==> trial 3: inputs <==
Design cache, start of the top module:
module cache(
    input  wire         clk,
    input  wire         resetn,
    input  wire         valid,
    input  wire         op,
    input  wire [ 2: 0] index,
    input  wire [24: 0] tag,
    input  wire [ 3: 0] offset,
    input  wire [ 3: 0] wstrb,
    input  wire [31: 0] wdata,
    output wire         addr_ok,
    output wire         data_ok,
    output wire [31: 0] rdata,
    output wire         rd_req,
    output wire [ 2: 0] rd_type,
    output wire [31: 0] rd_addr,
    input  wire         rd_rdy,
    input  wire         ret_valid,
    input  wire         ret_last,
    input  wire [31: 0] ret_data,
    output wire         wr_req,
    output wire [ 2: 0] wr_type,
    output wire [31: 0] wr_addr,
    output wire [ 3: 0] wr_wstrb,
    output wire [127:0] wr_data,
    input  wire         wr_rdy
);
parameter idle = 3'b000,lookup = 3'b001,miss = 3'b010,replace = 3'b011,refill = 3'b100;
reg op_reg; 
reg [ 2:0] index_reg;
reg [24:0] tag_reg;
reg [ 3:0] offset_reg;
reg [ 3:0] wstrb_reg;
reg [31:0] wdata_reg;
reg [2:0] state_main;
wire way0_hit;
wire way1_hit;
wire cache_hit;
wire [31:0] way0_load_word;
wire [31:0] way1_load_word;
wire load_res;
wire random; 
wire replace_data;
wire replace_tag;
wire replace_v;
wire replace_d;
reg [1:0] return_num;
reg w_way_reg;
reg [2:0] w_index_reg;
reg [3:0] w_offset_reg;
reg [3:0] w_wstrb_reg;
reg [31:0] w_data_reg;
wire [24:0] way0_tag;
wire way0_v;
wire wea_tagv0;
wire [2:0] addra_tagv0;
wire [25:0] dina_tagv0;
assign wea_tagv0 = ret_valid & ret_last & ~replace_way;
assign addra_tagv0 = ({3{state_main == lookup  || state_main == idle}} & index)
  ...
make LEC_CHECK=0 CAP_MARGIN=20 CORE_MARGIN=2 CORE_UTILIZATION=70 CTS_CLUSTER_SIZE=25 HOLD_SLACK_MARGIN=0.3 SETUP_SLACK_MARGIN=1.15 SLEW_MARGIN=20 finish   # period 4.29 ns
run.sh (not shown) runs the stock make flow with config.mk's settings and CLKGATE_MAP_FILE=.
==> inputs of build 31, as changes to trial 3 <==
CORE_ASPECT_RATIO = 0.88   (was not set)
CTS_CLUSTER_SIZE = 21   (was 25)
SETUP_SLACK_MARGIN = 1.14   (was 1.15)
TNS_END_PERCENT = 5   (was not set)
==> flow/constraint.sdc (replaced) <==
create_clock -name core_clock -period 4.24 [get_ports {clk}]
set_input_delay 0.8480 -clock core_clock [delete_from_list [all_inputs] [get_ports {clk}]]
set_output_delay 0.8480 -clock core_clock [all_outputs]
set_load 0.01 [all_outputs]
==> inputs of trial 68, as changes to trial 3 <==
ABC_AREA = 1   (was not set)
CAP_MARGIN = 35   (was 20)
CELL_PAD_IN_SITES_DETAIL_PLACEMENT = 2   (was not set)
CORE_UTILIZATION = 40   (was 70)
CTS_CLUSTER_SIZE = 13   (was 25)
GPL_TIMING_DRIVEN = 1   (was not set)
MIN_ROUTING_LAYER = met1   (was not set)
SETUP_SLACK_MARGIN = 0.76   (was 1.15)
==> flow/constraint.sdc (replaced) <==
create_clock -name core_clock -period 4.4 [get_ports {clk}]
set_input_delay 0.8800 -clock core_clock [delete_from_list [all_inputs] [get_ports {clk}]]
set_output_delay 0.8800 -clock core_clock [all_outputs]
set_load 0.01 [all_outputs]
==> flow_summary.toml <==
# flow metrics
[placement]
dpl.cell_count = 14285

[run_status]
error = "[ERROR GRT-0232] Routing congestion too high. Check the congestion heatmap in the GUI."
run_status = "aborted with a tool error"
stop_stage = "global routing (5_1_grt)"

[grt]
grt_usage_pct = 71.0
(the above is from trial 68)
==> flow_summary.toml <==
# generated from flow reports
[timing]
setup_violations = 2288
final.setup.worst_slack_ps = -1380

[placement]
dpl.cell_count = 8848

[run_status]
run_status = "complete, but fails checks"
so_faults = "setup timing"

[grt]
grt_usage_pct = 46.4
(the above is from build 31)
==> flow_summary.toml <==
# generated from flow reports
[run_status]
run_status = "complete, but fails checks"
so_faults = "setup timing"

[timing]
setup_violations = 2272
final.setup.worst_slack_ps = -1070

[placement]
dpl.cell_count = 8765

[layout]
area.growth.synth_to_final_pct = 23.4

[synth]
synth.top_cells.by_count = "sky130_fd_sc_hd__edfxtp_1, sky130_fd_sc_hd__mux2i_1, sky130_fd_sc_hd__mux4_2"
(the above is from trial 3)
